Setup of v6:
Design multiple_rounds, start of the top module:
module multiple_rounds#(parameter N = 32, parameter M= 20)(
  input clk, input rst,
  input wire [N-1:0] a,
  input wire [N-1:0] b,
  input wire [N-1:0] c,
  input wire [N-1:0] d,
  output wire [N-1:0] a_out,
  output wire [N-1:0] b_out,
  output wire [N-1:0] c_out,
  output wire [N-1:0] d_out,
  output reg ready);
For scale: roughly 11000 cells after synthesis, ~1400 flip-flops, ~260 I/O pins, roughly 0.11 mm² of cells after synthesis.
clock: 24.2 ns
lec_check: 0
cap_margin: 25
cell_pad_in_sites_detail_placement: 1
core_aspect_ratio: 1.92
core_margin: 7
core_utilization: 45
cts_cluster_diameter: 119
gpl_routability_driven: 0
gpl_timing_driven: 1
place_density: 0.44
setup_slack_margin: 3.28
slew_margin: 25
tns_end_percent: 5
run.sh (not shown) runs the stock make flow with config.mk's settings and CLKGATE_MAP_FILE=.
v6 went all the way through synthesis, placement and routing and the layout is clean on timing, DRC and antenna.
--- input diff v6..v7 ---
- CORE_UTILIZATION changed from 45 to 40
- TNS_END_PERCENT changed from 5 to 55
- MAX_ROUTING_LAYER newly set to met4
- CELL_PAD_IN_SITES_GLOBAL_PLACEMENT newly set to 2
- CORE_MARGIN changed from 7 to 2
- CELL_PAD_IN_SITES_DETAIL_PLACEMENT removed (was 1)
- CTS_CLUSTER_DIAMETER removed (was 119)
- GPL_TIMING_DRIVEN removed (was 1)
- SETUP_SLACK_MARGIN removed (was 3.28)
- PLACE_DENSITY removed (was 0.44)
- GPL_ROUTABILITY_DRIVEN removed (was 0)
- CORE_ASPECT_RATIO changed from 1.92 to 0.92
- CAP_MARGIN changed from 25 to 40
- the clock period (ns, I/O delays scaled along) changed from 24.2 to 25.7
Notes after the runs:
Sort v6 and v7 by flop share of the area asc -> top: v7
On setup slack of the critical path after layout: between v6 and v7, it ends up higher for v7.
Re height of the die: v7 is 190 µm down on v6.


multiple_rounds again, from the RTL that the note above started with.
Settings: LEC_CHECK=0, CAP_MARGIN=20, CORE_ASPECT_RATIO=0.5, CORE_MARGIN=2, CORE_UTILIZATION=65, CTS_CLUSTER_DIAMETER=268, CTS_CLUSTER_SIZE=97, PLACE_DENSITY=0.35, SETUP_SLACK_MARGIN=2.58, SLEW_MARGIN=20, TNS_END_PERCENT=15; clock period 8.96 ns.
The starting point ended with an error in clock tree synthesis on DPL-0038.
Then changed:
- CORE_ASPECT_RATIO: 0.5 -> unset
- CORE_UTILIZATION: 65 -> 45
- CTS_CLUSTER_DIAMETER: 268 -> unset
- CTS_CLUSTER_SIZE: 97 -> unset
- PLACE_DENSITY: 0.35 -> 0.6
- SETUP_SLACK_MARGIN: 2.58 -> unset
- TNS_END_PERCENT: 15 -> unset
- clock period: 8.96 -> 18.0 ns (I/O delays scaled with it)
The changed run passed the timing, DRC and antenna checks; area after synthesis does not change; die area is higher by well over a third; synthesized cell count is unchanged.


Starting RTL as in the previous note.
export LEC_CHECK = 0
export CAP_MARGIN = 25
export CELL_PAD_IN_SITES_DETAIL_PLACEMENT = 0
export CELL_PAD_IN_SITES_GLOBAL_PLACEMENT = 2
export CORE_ASPECT_RATIO = 0.92
export CORE_MARGIN = 8
export CORE_UTILIZATION = 54
export CTS_CLUSTER_DIAMETER = 39
export CTS_CLUSTER_SIZE = 96
export GPL_TIMING_DRIVEN = 0
export MAX_ROUTING_LAYER = met5
export PLACE_DENSITY_LB_ADDON = 0.15
export SLEW_MARGIN = 20
export TNS_END_PERCENT = 40
create_clock -name core_clock -period 20.5 [get_ports {clk}]
The baseline passed the timing, DRC and antenna checks.
Rerun with:
CELL_PAD_IN_SITES_GLOBAL_PLACEMENT = default   (was 2)
CORE_ASPECT_RATIO = 1.18   (was 0.92)
CORE_MARGIN = 2   (was 8)
CORE_UTILIZATION = 58   (was 54)
CTS_CLUSTER_DIAMETER = default   (was 39)
CTS_CLUSTER_SIZE = default   (was 96)
GPL_TIMING_DRIVEN = 1   (was 0)
HOLD_SLACK_MARGIN = 0.27   (was default)
PLACE_DENSITY_LB_ADDON = default   (was 0.15)
SETUP_SLACK_MARGIN = 1.87   (was default)
TNS_END_PERCENT = default   (was 40)
clock period = 12.0 ns   (was 20.5 ns; I/O delays follow)
The changed run completed with no timing, DRC or antenna violations. Core utilization climbs by 13 points. Cell area grows by 13%. Die size is lower by 12%. Flip-flop count is unchanged.
Rerun with:
CAP_MARGIN = 20   (was 25)
CELL_PAD_IN_SITES_DETAIL_PLACEMENT = default   (was 0)
CORE_ASPECT_RATIO = default   (was 1.18)
CORE_UTILIZATION = 72   (was 58)
GPL_TIMING_DRIVEN = default   (was 1)
HOLD_SLACK_MARGIN = default   (was 0.27)
MAX_ROUTING_LAYER = default   (was met5)
PLACE_DENSITY_LB_ADDON = 0.2   (was default)
SETUP_SLACK_MARGIN = 2.2   (was 1.87)
clock period = 14.0 ns   (was 12.0 ns; I/O delays follow)
What happened: Wire length falls by 8.3%. Via count falls by 1.8%. Setup slack improved by 1000 ps. Design area falls by 8.7%. Global-route usage rises by 4.9 points. Final cell count falls by 12%. Clock-buffer cell count rises by 4. Die area falls by 19%.
Rerun with:
CTS_CLUSTER_SIZE = 14   (was default)
HOLD_SLACK_MARGIN = 0.3   (was default)
clock period = 13.2 ns   (was 14.0 ns; I/O delays follow)
Outcome: Now the flow never finished: it broke off in global routing (5_1_grt) with GRT-0232. Area after synthesis does not change. Synthesized cell count does not change. Die area stays the same.
Rerun with:
CAP_MARGIN = 25   (was 20)
CELL_PAD_IN_SITES_DETAIL_PLACEMENT = 0   (was default)
CORE_ASPECT_RATIO = 1.18   (was default)
CORE_UTILIZATION = 58   (was 72)
CTS_CLUSTER_SIZE = default   (was 14)
GPL_TIMING_DRIVEN = 1   (was default)
HOLD_SLACK_MARGIN = 0.29   (was 0.3)
MAX_ROUTING_LAYER = met5   (was default)
PLACE_DENSITY_LB_ADDON = default   (was 0.2)
SETUP_SLACK_MARGIN = 1.94   (was 2.2)
clock period = 12.0 ns   (was 13.2 ns; I/O delays follow)
What happened:
- The changed run produced a clean layout
- area after synthesis stays the same
- synthesized cell count is unchanged
- die area climbs by a quarter to a third


Starting RTL as in the previous note.
Settings: LEC_CHECK=0, CAP_MARGIN=25, CELL_PAD_IN_SITES_DETAIL_PLACEMENT=0, CORE_ASPECT_RATIO=1.18, CORE_MARGIN=2, CORE_UTILIZATION=66, CTS_CLUSTER_DIAMETER=351, CTS_CLUSTER_SIZE=15, GPL_TIMING_DRIVEN=1, HOLD_SLACK_MARGIN=-0.01, MAX_ROUTING_LAYER=met5, PLACE_DENSITY_LB_ADDON=0.29, SLEW_MARGIN=20; clock period 8.77 ns.
The first run died in 4_1_cts on DPL-0038.
Rerun with:
Settings changed: CAP_MARGIN 25 to 20, CELL_PAD_IN_SITES_DETAIL_PLACEMENT 0 to unset, CORE_ASPECT_RATIO 1.18 to 0.92, CORE_UTILIZATION 66 to 40, CTS_CLUSTER_DIAMETER 351 to unset, CTS_CLUSTER_SIZE 15 to unset, GPL_TIMING_DRIVEN 1 to unset, HOLD_SLACK_MARGIN -0.01 to unset, MAX_ROUTING_LAYER met5 to unset, PLACE_DENSITY_LB_ADDON 0.29 to unset, SLEW_MARGIN 20 to 10.
Clock period 8.77 ns to 18.0 ns, I/O delays scaled along.
Result: With this change the flow completed with no timing, DRC or antenna violations. Die size rose by 64%. Synthesized cell count does not change. Area after synthesis stays the same.
Rerun with:
Settings changed: CAP_MARGIN 20 to 25, CELL_PAD_IN_SITES_DETAIL_PLACEMENT set to 0, CORE_ASPECT_RATIO 0.92 to 1.18, CORE_UTILIZATION 40 to 70, GPL_TIMING_DRIVEN set to 1, MAX_ROUTING_LAYER set to met5, PLACE_DENSITY_LB_ADDON set to 0.1, SLEW_MARGIN 10 to 20.
Clock period 18.0 ns to 12.0 ns, I/O delays scaled along.
=> The new run aborted during 5_1_grt; die area goes down by well over a third; synthesized area stays the same; synthesized cell count does not change.
Rerun with:
Settings changed: CAP_MARGIN 25 to 20, CELL_PAD_IN_SITES_DETAIL_PLACEMENT 0 to unset, CORE_ASPECT_RATIO 1.18 to unset, CORE_UTILIZATION 70 to 24, GPL_TIMING_DRIVEN 1 to unset, MAX_ROUTING_LAYER met5 to unset, PLACE_DENSITY set to 0.6, PLACE_DENSITY_LB_ADDON 0.1 to unset.
Clock period 12.0 ns to 19.3 ns, I/O delays scaled along.
What happened: With this change the flow completed without violations. Synthesized cell count stays the same. Die area came out higher to 2.9 times its value. Synthesized area does not change.
Rerun with:
Settings changed: CORE_UTILIZATION 24 to 72, CTS_CLUSTER_SIZE set to 53, HOLD_SLACK_MARGIN set to -0.1, PLACE_DENSITY 0.6 to unset, PLACE_DENSITY_LB_ADDON set to 0.26.
Clock period 19.3 ns to 11.4 ns, I/O delays scaled along.
With this change the flow failed in 5_1_grt, error GRT-0116.
Synthesized area is unchanged.
Synthesized cell count stays the same.
Die area falls by 66%.
Rerun with:
Settings changed: CORE_UTILIZATION 72 to 45, CTS_CLUSTER_SIZE 53 to unset, HOLD_SLACK_MARGIN -0.1 to unset, PLACE_DENSITY set to 0.6, PLACE_DENSITY_LB_ADDON 0.26 to unset.
Clock period 11.4 ns to 15.8 ns, I/O delays scaled along.
The new run passed the timing, DRC and antenna checks.
Synthesized area stays the same.
Die size went up by 59%.
Synthesized cell count is unchanged.


Setup of lane 1:
multiple_rounds again, from the RTL that the note above started with.
export LEC_CHECK = 0
export CAP_MARGIN = 25
export CELL_PAD_IN_SITES_DETAIL_PLACEMENT = 0
export CORE_ASPECT_RATIO = 1.18
export CORE_MARGIN = 2
export CORE_UTILIZATION = 62
export CTS_CLUSTER_DIAMETER = 51
export CTS_CLUSTER_SIZE = 15
export GPL_TIMING_DRIVEN = 1
export HOLD_SLACK_MARGIN = -0.01
export MAX_ROUTING_LAYER = met5
export PLACE_DENSITY_LB_ADDON = 0.29
export SETUP_SLACK_MARGIN = 2.23
export SLEW_MARGIN = 20
create_clock -name core_clock -period 8.77 [get_ports {clk}]
Status(lane 1) = ERROR, stage = clock tree synthesis
Changes in lane 2 relative to lane 1:
- removing CELL_PAD_IN_SITES_DETAIL_PLACEMENT (formerly 0)
- changing CAP_MARGIN from 25 to 20
- changing CORE_UTILIZATION from 62 to 70
- removing PLACE_DENSITY_LB_ADDON (formerly 0.29)
- removing SETUP_SLACK_MARGIN (formerly 2.23)
- removing GPL_TIMING_DRIVEN (formerly 1)
- removing HOLD_SLACK_MARGIN (formerly -0.01)
- removing CORE_ASPECT_RATIO (formerly 1.18)
- removing CTS_CLUSTER_SIZE (formerly 15)
- changing MAX_ROUTING_LAYER from met5 to met4
- removing CTS_CLUSTER_DIAMETER (formerly 51)
- changing the clock period (ns, I/O delays scaled along) from 8.77 to 11.1
==> results <==
- Diff lane 1 -> lane 2: die width moved up; chip footprint decreased by 11% relative to the old numbers; worst slack at placement climbed 1.51 ns.
- Status: lane 2 FAILED at global routing (tool error)
- The flow ended early for lane 1: it failed with a tool error in clock tree synthesis.


## wip/xenon
Starting RTL as in the previous note.
clock: 21.7 ns
lec_check: 0
cap_margin: 40
cell_pad_in_sites_global_placement: 1
core_aspect_ratio: 0.92
core_margin: 2
core_utilization: 40
gpl_timing_driven: 0
max_routing_layer: met5
min_routing_layer: met2
slew_margin: 5
tns_end_percent: 55
wip/xenon got as far as 5_1_grt, where a tool error ended the run.
Inputs modified between wip/xenon and wip/quartz:
- a deleted MAX_ROUTING_LAYER that had been met5
- a deleted GPL_TIMING_DRIVEN that had been 0
- a deleted CELL_PAD_IN_SITES_GLOBAL_PLACEMENT that had been 1
- a deleted CORE_ASPECT_RATIO that had been 0.92
- a deleted TNS_END_PERCENT that had been 55
- a change of CORE_UTILIZATION from 40 to 62
- a deleted MIN_ROUTING_LAYER that had been met2
- a change of CAP_MARGIN from 40 to 20
- a change of SLEW_MARGIN from 5 to 20
- an added PLACE_DENSITY of 0.6
- a change of the clock period (ns, I/O delays scaled along) from 21.7 to 15.8
==> comparison <==
wip/quartz ended with every stage complete and zero timing, DRC or antenna violations.
Area of the placeable core | wip/quartz below wip/xenon
Against wip/xenon, number of buffers added by the clock tree synthesis step in wip/quartz fell by a little under 10%.
Comparing wip/xenon against wip/quartz, there is no change at all in cell count after synthesis.
Between wip/xenon and wip/quartz, number of standard-cell rows in the floorplan decreased.
Between wip/quartz and wip/xenon, the difference in AND-OR/OR-AND share of the synthesized area is negligible.
Die height, wip/quartz and wip/xenon: lower on wip/quartz
[wip/quartz] worst slack after detailed placement fell 4.75 ns relative to wip/xenon
The placed cell area of wip/quartz is lower than that of wip/xenon.
What wip/pepper does differently from wip/quartz at the input level:
- an added CTS_CLUSTER_SIZE of 52
- a change of CORE_UTILIZATION from 62 to 72
- an added HOLD_SLACK_MARGIN of -0.1
- a deleted PLACE_DENSITY that had been 0.6
- an added PLACE_DENSITY_LB_ADDON of 0.2
- a change of the clock period (ns, I/O delays scaled along) from 15.8 to 11.4
## What came out
Diff wip/quartz -> wip/pepper: number of flops mapped to enable cells by yosys held steady; number of buffers inserted during clock tree synthesis saw a decrease; area fraction in compound gates closely matched the old numbers; total instance count after detailed placement increased 1008; count of instances resized after the clock tree is built rose 327.
The higher horizontal die dimension came out of wip/quartz.
Summary — die height, wip/pepper relative to wip/quartz: lower, by 30 um.
FAIL wip/pepper @ 5_1_grt: tool exited with error
Synthesized cell count: wip/quartz vs wip/pepper identical
